==> 08-02: inputs <==
==> flow/design.v <==
module FAdd(
    input rst,
    input clk,
    input  [31:0]               a,
    input  [31:0]               b,
    output reg [31:0]           c,
    output reg [2:0]           state
);
    parameter NAN = 32'b01111111100000000000000000000001;  
    parameter ZERO = 32'b0;  
    wire a_s = a[31];
    wire b_s = b[31];
    wire [7:0] a_e = a[30:23];
    wire [7:0] b_e = b[30:23];
    wire [22:0] a_m = a[22:0];
    wire [22:0] b_m = b[22:0];
    wire a_e_max = a_e == 8'b11111111;
    wire b_e_max = b_e == 8'b11111111;
    wire a_e_min = a_e == 8'b0;
    wire b_e_min = b_e == 8'b0;
    wire a_m_min = a_m == 23'b0;
    wire b_m_min = b_m == 23'b0;
    wire a_inf = a_e_max & a_m_min;
    wire b_inf = b_e_max & b_m_min;
    wire a_nan = a_e_max & ~a_m_min;
    wire b_nan = b_e_max & ~b_m_min;
    wire a_zero = a_e_min & a_m_min;
    wire b_zero = b_e_min & b_m_min;
    wire a_denorm = a_e_min & ~a_m_min;
    wire b_denorm = b_e_min & ~b_m_min;
    wire inverse = (a_s ^ b_s) & (a_e == b_e) & (a_m == b_m);
    wire special_case = a_nan | b_nan | a_inf | b_inf | a_zero | b_zero | inverse;
    wire [31:0] special_output = (a_nan | b_nan) ? NAN :
    a_inf ? ((b_inf & (a_s ^ b_s)) ? NAN : a) :
    b_inf ? b :
    a_zero ? ((b_zero & (a_s ^ b_s) ? ZERO : b)) :
    b_zero ? a :
    inverse ? ZERO : 32'hffffffff;
    reg a_sign;
    reg b_sign;
    reg [26:0] a_add;
    reg [26:0] b_add;
    reg [7:0] a_exp;
    reg [7:0] b_exp;
    parameter READ = 3'd0,
    ALIGN = 3'd1,
    ADD = 3'd2,
    NORM = 3'd3,
    DENORM = 3'd4,
    ROUND = 3'd5,
    PACK = 3'd6,
    OUTPUT = 3'd7;
    reg c_sign;
    reg[27:0] c_add;
    reg[7:0] c_exp;
always @(posedge clk) begin
if (!rst) begin
    state <= READ;
end
else begin
case (state)
READ: begin
    a_sign <= a_s;
    b_sign <= b_s;
    a_add <= {~a_denorm, a_m, 3'b0};
    b_add <= {~b_denorm, b_m, 3'b0};
    a_exp <= a_denorm ? 8'b1 : a_e;
    b_exp <= b_denorm ? 8'b1 : b_e;
    c <= special_output;
    state <= special_case ? OUTPUT : ALIGN;
end
ALIGN: begin
    if (a_exp > b_exp) begin
        b_exp <= b_exp + 1;
        b_add <= b_add >> 1;
        b_add[0] <= b_add[0] | b_add[1];  
    end else if (a_exp < b_exp) begin
        a_exp <= a_exp + 1;
        a_add <= a_add >> 1;
        a_add[0] <= a_add[0] | a_add[1];
    end else begin
        state <= ADD;
    end
end
ADD: begin
    c_exp <= a_exp;
    if (a_sign == b_sign) begin
        c_add <= a_add + b_add;
        c_sign <= a_sign;
    end else if (a_add > b_add) begin
        c_add <= a_add - b_add;
        c_sign <= a_sign;
    end else begin
        c_add <= b_add - a_add;
        c_sign <= b_sign;
    end
    state <= NORM;
end
NORM: begin
    if (c_add[27]) begin  
        c_exp <= c_exp + 1;
        c_add <= c_add >> 1;
        c_add[0] <= c_add[0] | c_add[1];
    end else if (~c_add[26] & c_exp != 8'b0) begin  
        c_exp <= c_exp - 1;
        c_add <= c_add << 1;
    end else begin
        state <= DENORM;
    end
end
DENORM: begin
    if (c_exp == 8'b0) begin  
        c_exp <= c_exp + 1;
        c_add <= c_add >> 1;
        c_add[0] <= c_add[0] | c_add[1];
    end
    state <= ROUND;
end
ROUND: begin
    if (c_add[2] & (c_add[1] | c_add[0] | c_add[3])) begin
        c_add <= c_add + 4'b1000;
    end
    state <= PACK;
end
PACK: begin
    c[31] <= c_sign;
    c[22:0] <= c_add[25:3];
    if (c_exp == 8'b11111111) begin  
        c[30:0] <= {8'b11111111, 23'b0};
    end else if (c_add[27]) begin  
        c[30:23] <= c_exp + 1;
    end else if (~c_add[26]) begin  
        c[30:23] <= c_exp - 1;
    end else begin
        c[30:23] <= c_exp;
    end
    state <= OUTPUT;
end
OUTPUT: begin
end
endcase
end
end
endmodule
==> flow/run.sh <==
#!/bin/bash
# the make line also repeats each setting of config.mk as NAME=value (left out here)
make -C /OpenROAD-flow-scripts/flow DESIGN_CONFIG=/design/flow/config.mk WORK_HOME=/design/flow/orfs CLKGATE_MAP_FILE= finish
==> flow/config.mk <==
export PLATFORM = sky130hd
export DESIGN_NAME = FAdd
export DESIGN_NICKNAME = FAdd
export VERILOG_FILES = /design/flow/design.v
export SDC_FILE = /design/flow/constraint.sdc
export NUM_CORES = 4
export LEC_CHECK = 0
export CAP_MARGIN = 20
export CORE_MARGIN = 2
export CORE_UTILIZATION = 40
export CTS_CLUSTER_DIAMETER = 398
export CTS_CLUSTER_SIZE = 99
export SLEW_MARGIN = 20
export TNS_END_PERCENT = 15
==> flow/constraint.sdc <==
create_clock -name core_clock -period 10.0 [get_ports {clk}]
set_input_delay 2.0000 -clock core_clock [delete_from_list [all_inputs] [get_ports {clk}]]
set_output_delay 2.0000 -clock core_clock [all_outputs]
set_load 0.01 [all_outputs]
==> 12-01: changes against 08-02 <==
- CORE_UTILIZATION: 40 -> 70
- CTS_CLUSTER_DIAMETER: 398 -> default
- CTS_CLUSTER_SIZE: 99 -> 14
- PLACE_DENSITY: default -> 0.95
- SETUP_SLACK_MARGIN: default -> -0.38
- TNS_END_PERCENT: 15 -> default
==> flow/constraint.sdc (replaced) <==
create_clock -name core_clock -period 4.16 [get_ports {clk}]
set_input_delay 0.8320 -clock core_clock [delete_from_list [all_inputs] [get_ports {clk}]]
set_output_delay 0.8320 -clock core_clock [all_outputs]
set_load 0.01 [all_outputs]
==> 09-20: changes against 08-02 <==
- ABC_AREA: default -> 1
- CORE_UTILIZATION: 40 -> 62
- CTS_CLUSTER_DIAMETER: 398 -> 350
- CTS_CLUSTER_SIZE: 99 -> 96
- TNS_END_PERCENT: 15 -> default
==> flow/constraint.sdc (replaced) <==
create_clock -name core_clock -period 3.06 [get_ports {clk}]
set_input_delay 0.6120 -clock core_clock [delete_from_list [all_inputs] [get_ports {clk}]]
set_output_delay 0.6120 -clock core_clock [all_outputs]
set_load 0.01 [all_outputs]
==> 02-21: changes against 08-02 <==
- CORE_UTILIZATION: 40 -> 72
- CTS_CLUSTER_DIAMETER: 398 -> 384
- CTS_CLUSTER_SIZE: 99 -> 100
- SETUP_SLACK_MARGIN: default -> -0.69
- TNS_END_PERCENT: 15 -> 10
==> flow/constraint.sdc (replaced) <==
create_clock -name core_clock -period 7.16 [get_ports {clk}]
set_input_delay 1.4320 -clock core_clock [delete_from_list [all_inputs] [get_ports {clk}]]
set_output_delay 1.4320 -clock core_clock [all_outputs]
set_load 0.01 [all_outputs]
==> reports/metrics.cfg <==
[routing]
drt-met1-wl_um = 23400

[synth]
yosys.stat.seqShare = 0.275
synthAoiAreaFrac = 0.116

[min_path]
holdPathEnd = c_add[1]$_DFFE_PP_

[run_status]
outcome = complete, no violations

[critical_path]
startpoint = b_add[15]$_DFFE_PP_
crit_slowest_cell = edfxtp_1

[power]
pg_seq_mw = 3.61

-- figures above: 09-20

==> reports/metrics.cfg <==
[run_status]
outcome = complete, no violations

[critical_path]
crit_slowest_cell = or3_2
startpoint = b[17]

[routing]
drt-met1-wl_um = 21200
postRouteAntennaNets = 0

[floorplan]
coreArea_um2 = 32300
initCoreUtil = 0.404

[synth]
synthAoiAreaFrac = 0.250
synthTopCellsByArea = edfxtp_1, ha_1, o21ai_0, nand2_1, xor2_1

-- figures above: 08-02

==> reports/metrics.cfg <==
[run_status]
violatedChecks = setup timing
outcome = complete, but fails checks

[final_timing]
finalSetupViolCount = 1
fin_ws_ns = -0.0762

[synth]
synthAoiAreaFrac = 0.250
yosys.stat.seqShare = 0.329

[power]
pg_seq_mw = 2.20

[routing]
drt-met1-wl_um = 15900

[critical_path]
startpoint = b_add[4]$_DFFE_PP_

[min_path]
holdPathEnd = c_add[1]$_DFFE_PP_

-- figures above: 12-01

==> reports/metrics.cfg <==
[run_status]
outcome = complete, no violations

[power]
p_switching_mw = 1.78
pg_seq_mw = 1.28

[critical_path]
startpoint = a_add[10]$_DFFE_PP_
crit_slowest_cell = a31o_1

[synth]
yosys.stat.seqShare = 0.329
syn_nets = 1707
postSynthCellCount = 1542
ys_async_sr_fraction = 0
synthAoiAreaFrac = 0.250

[min_path]
holdPathEnd = b_add[1]$_SDFFCE_PN0P_

-- figures above: 02-21



==> wip/fjord <==
Starts from the design.v that is shown in full above.
Settings: LEC_CHECK=0, ABC_AREA=0, CAP_MARGIN=20, CELL_PAD_IN_SITES_DETAIL_PLACEMENT=2, CORE_ASPECT_RATIO=0.89, CORE_MARGIN=2, CORE_UTILIZATION=40, CTS_CLUSTER_DIAMETER=190, GPL_TIMING_DRIVEN=0, HOLD_SLACK_MARGIN=0.3, SLEW_MARGIN=20, TNS_END_PERCENT=10; clock period 10.0 ns.
run.sh (not shown) runs the stock make flow with config.mk's settings and CLKGATE_MAP_FILE=.
==> wip/violet: changes against wip/fjord <==
Settings changed: ABC_AREA 0 to not set, CELL_PAD_IN_SITES_DETAIL_PLACEMENT 2 to not set, CORE_ASPECT_RATIO 0.89 to not set, CORE_UTILIZATION 40 to 71, CTS_CLUSTER_DIAMETER 190 to 295, CTS_CLUSTER_SIZE set to 99, GPL_TIMING_DRIVEN 0 to not set, HOLD_SLACK_MARGIN 0.3 to not set, TNS_END_PERCENT 10 to not set.
==> wip/cedar: changes against wip/fjord <==
Settings changed: ABC_AREA 0 to 1, CELL_PAD_IN_SITES_DETAIL_PLACEMENT 2 to not set, CORE_ASPECT_RATIO 0.89 to not set, CTS_CLUSTER_DIAMETER 190 to not set, GPL_TIMING_DRIVEN 0 to not set, TNS_END_PERCENT 10 to 65.
==> summary of the runs <==
wip/fjord completed without violations. wip/violet finished clean. wip/cedar produced a clean layout. Against wip/fjord, the routed wire length of wip/cedar is smaller by 8.1%. Critical path depth: wip/violet is lower than wip/fjord (2). Sequential share of layout area: wip/cedar < wip/fjord < wip/violet. Power, lowest first: wip/violet, wip/fjord, wip/cedar. The lowest final cell count belongs to wip/violet, the highest to wip/cedar. Register-to-register slack: wip/cedar > wip/violet > wip/fjord. Of wip/cedar and wip/fjord, wip/fjord has the higher worst hold slack (gap 0.10 ns). Between wip/fjord and wip/cedar, the lower clock skew is in wip/cedar (gap 0.0010 ns). Core utilization, lowest first: wip/cedar, wip/fjord, wip/violet. In wip/violet the maximum frequency is higher than in wip/fjord, by 9.1%.
Power is estimated from default activity; no workload was simulated.
